==> inputs of job 3778 <==
==> flow/design.v (excerpt) <==
module  CONV(
  input                      clk,
  input                      reset,
  output logic               busy,	
  input                      ready,	
  output logic        [13:0] iaddr,
  input               [7:0]  idata,	
  output logic               ioe,
  output logic               wen_L0,
  output logic               oe_L0,
  output logic        [13:0] addr_L0,
  output logic        [11:0] w_data_L0,
  input               [11:0] r_data_L0,
  output logic               wen_L1,
  output logic               oe_L1,
  output logic        [11:0] addr_L1,
  output logic        [11:0] w_data_L1,
  input               [11:0] r_data_L1,
  output logic               oe_weight,
  output logic        [15:0] addr_weight,
  input  logic signed [7:0]  r_data_weight,
  output logic               wen_L2,
  output logic        [3:0]  addr_L2,
  output logic        [31:0] w_data_L2
  );
  assign oe_L0 = 1'b0;
  localparam INITIAL0 = 0;
  localparam READ0    = 1;
  localparam EXECUTE0 = 2;
  localparam WRITE0   = 3;
  localparam DONE0    = 4;
  localparam EXECUTE1 = 0;
  localparam IDLE10   = 1;
  localparam WRITE1   = 2;
  localparam IDLE11   = 3;
  localparam DONE1    = 4;
  localparam INITIAL2 = 0;
  localparam IDLE20   = 1;
  localparam IDLE21   = 2;
  localparam READ2    = 3;
  localparam IDLE22   = 4;
  localparam IDLE23   = 5;
  localparam IDLE24   = 6;
  localparam IDLE25   = 7;
  localparam WRITE2   = 8;
  reg  [2:0]  layer0_cs;
  reg  [2:0]  layer0_ns;
  reg  [2:0]  layer1_cs;
  reg  [2:0]  layer1_ns;
  reg  [3:0]  layer2_cs;
  reg  [3:0]  layer2_ns;
  reg  [7:0]  column0_cnt;
  reg  [7:0]  column1_cnt;
  reg  [7:0]  row0_cnt;
  reg  [12:0] AfterFilter [0:8];
  reg  [7:0]  weight; 
  reg  [11:0] flatten;
  wire read0_done;
  wire read2_done;
  wire execute0_done;
  wire execute1_done;
  wire write0_done;
  wire write1_done;
  wire sr1_en;
  wire sr2_en;
  wire idle;
  assign read0_done = (iaddr==14'd130);
  assign read2_done = (addr_L1==4095);
  assign execute0_done = (iaddr==14'd133);
  assign execute1_done = (addr_L0==14'd129);
  assign write0_done = (addr_L0==16383);
  assign write1_done = (addr_L1==4095);
  assign sr1_en = (layer0_cs>=READ0);
  assign sr2_en = (layer1_cs>=EXECUTE1);
  assign idle = (column1_cnt>=126 && column1_cnt<255);
  always @(posedge clk, posedge reset) begin
  ...
export LEC_CHECK = 0
export CAP_MARGIN = 20
export CORE_MARGIN = 2
export CORE_UTILIZATION = 17
export SLEW_MARGIN = 20
create_clock -name core_clock -period 8.65 [get_ports {clk}]
run.sh (not shown) runs the stock make flow with config.mk's settings and CLKGATE_MAP_FILE=.
==> job 8523: changes against job 3778 <==
Settings changed: CORE_ASPECT_RATIO set to 0.5, CORE_UTILIZATION 17 to 70, SETUP_SLACK_MARGIN set to 1.41.
==> flow/constraint.sdc (replaced) <==
create_clock -name core_clock -period 5.49 [get_ports {clk}]
set_input_delay 1.0980 -clock core_clock [delete_from_list [all_inputs] [get_ports {clk}]]
set_output_delay 1.0980 -clock core_clock [all_outputs]
set_load 0.01 [all_outputs]
==> summary of the runs <==
- Worst setup slack: job 8523 is worse than job 3778 (1800 ps).
- Against job 3778, the first-iteration DRC count of job 8523 is larger by 81%.
- In job 3778 the global-route usage is lower than in job 8523, by 24 points.
- Between job 3778 and job 8523, the lower maximum frequency is in job 3778 (gap 19%, measured against job 8523).
- Of job 8523 and job 3778, job 3778 has the higher design area (gap 5.9%, measured against job 3778).
- Sequential share of layout area: job 8523 is higher than job 3778 (4.7 points).
- Of job 3778 and job 8523, job 8523 has the higher non-clock buffer count (gap 158).
- Job 3778 finished with timing, DRC and antenna clean. Job 8523 finished with negative setup slack left.
==> figures <==
Tool warnings: job 8523 159; job 3778 125
Logic pwr share: job 8523 0.077; job 3778 0.051
Hold EP: job 8523 sr1.sr[36][5]$_DFFE_PP_; job 3778 sr1.sr[51][6]$_DFFE_PP_
Worst setup slack after layout: job 8523 -311 ps; job 3778 1480 ps
FP Core Util: job 8523 0.703; job 3778 0.170
Clock skew after layout: job 8523 68.5 ps; job 3778 61.1 ps
Resized Gates After CTS: job 8523 109; job 3778 0
Dpl hpwl: job 8523 113 mm; job 3778 100 mm
Floorplan die area: job 8523 191,000 µm²; job 3778 776,000 µm²
Final GP Congestion: job 8523 0.829; job 3778 0.752
Maximum ir drop on the vdd rail: job 8523 0.000373 V; job 3778 0.000178 V
Crit path buffers/inverters: job 8523 6; job 3778 3
Slack of the worst reg-to-reg path: job 8523 -310 ps; job 3778 1480 ps
Run status: job 8523 complete, but fails checks; job 3778 finished clean
Layout check failures: job 8523 negative setup slack; job 3778 -
Clk slew on worst S/H paths: job 8523 80 ps; job 3778 60 ps

---

==> trial 73: inputs <==
Starting RTL as in the previous note.
clock: 4.02 ns
lec_check: 0
abc_area: 1
cap_margin: 20
core_aspect_ratio: 0.5
core_margin: 2
core_utilization: 72
cts_cluster_diameter: 395
cts_cluster_size: 96
place_density_lb_addon: 0.09
setup_slack_margin: 0.96
slew_margin: 20
==> inputs of build 53, as changes to trial 73 <==
- ABC_AREA: 1 -> default
- CORE_ASPECT_RATIO: 0.5 -> default
- CTS_CLUSTER_DIAMETER: 395 -> 30
- CTS_CLUSTER_SIZE: 96 -> default
- PLACE_DENSITY: default -> 0.35
- PLACE_DENSITY_LB_ADDON: 0.09 -> default
- SETUP_SLACK_MARGIN: 0.96 -> 1.41
==> flow/constraint.sdc (replaced) <==
create_clock -name core_clock -period 5.49 [get_ports {clk}]
set_input_delay 1.0980 -clock core_clock [delete_from_list [all_inputs] [get_ports {clk}]]
set_output_delay 1.0980 -clock core_clock [all_outputs]
set_load 0.01 [all_outputs]
==> inputs of trial 23, as changes to trial 73 <==
- ABC_AREA: 1 -> default
- CORE_ASPECT_RATIO: 0.5 -> default
- CORE_UTILIZATION: 72 -> 61
- CTS_CLUSTER_DIAMETER: 395 -> default
- CTS_CLUSTER_SIZE: 96 -> default
- MAX_ROUTING_LAYER: default -> met4
- PLACE_DENSITY: default -> 0.6
- PLACE_DENSITY_LB_ADDON: 0.09 -> default
- SETUP_SLACK_MARGIN: 0.96 -> -0.5
==> flow/constraint.sdc (replaced) <==
create_clock -name core_clock -period 6.47 [get_ports {clk}]
set_input_delay 1.2940 -clock core_clock [delete_from_list [all_inputs] [get_ports {clk}]]
set_output_delay 1.2940 -clock core_clock [all_outputs]
set_load 0.01 [all_outputs]
==> results <==
                                                                     trial 23                  trial 73                        build 53
Outcome                                      no timing/DRC/antenna violations            did not finish                  did not finish
Failing step                                                                -  global routing (5_1_grt)  clock tree synthesis (4_1_cts)
Number of placed instances, taps included                                8850                      8836                            8457
FA/HA/MAJ Cells, Area Fraction                                          3.18%                     3.20%                           3.18%
Final RePlAce weighted congestion                                       0.806                     0.866                           0.852
Core region area                                                   213000 um2                180000 um2                      181000 um2
Cell Type Count                                                            79                        58                              79
Die extent in x                                                        467 um                    605 um                          430 um
Height of the die                                                      467 um                    305 um                          430 um
Worst slack after detailed placement                                 0.409 ns                  -1.90 ns                       -0.520 ns
Floorplan row count                                                       169                       110                             156
Core Density at Floorplan                                               61.5%                     72.4%                           72.4%
Mapped Cells                                                             5856                      6020                            5856
Fraction of post-synthesis cell area in the top cell type by area       83.1%                     83.5%                           83.1%
Number of standard cells reported by yosys                               5856                      6020                            5856
Synth Area per Inst                                                  22.3 um2                  21.6 um2                        22.3 um2
AND-OR/OR-AND share of the synthesized area                             2.17%                     1.57%                           2.17%
Power and IR drop assume default switching activity.
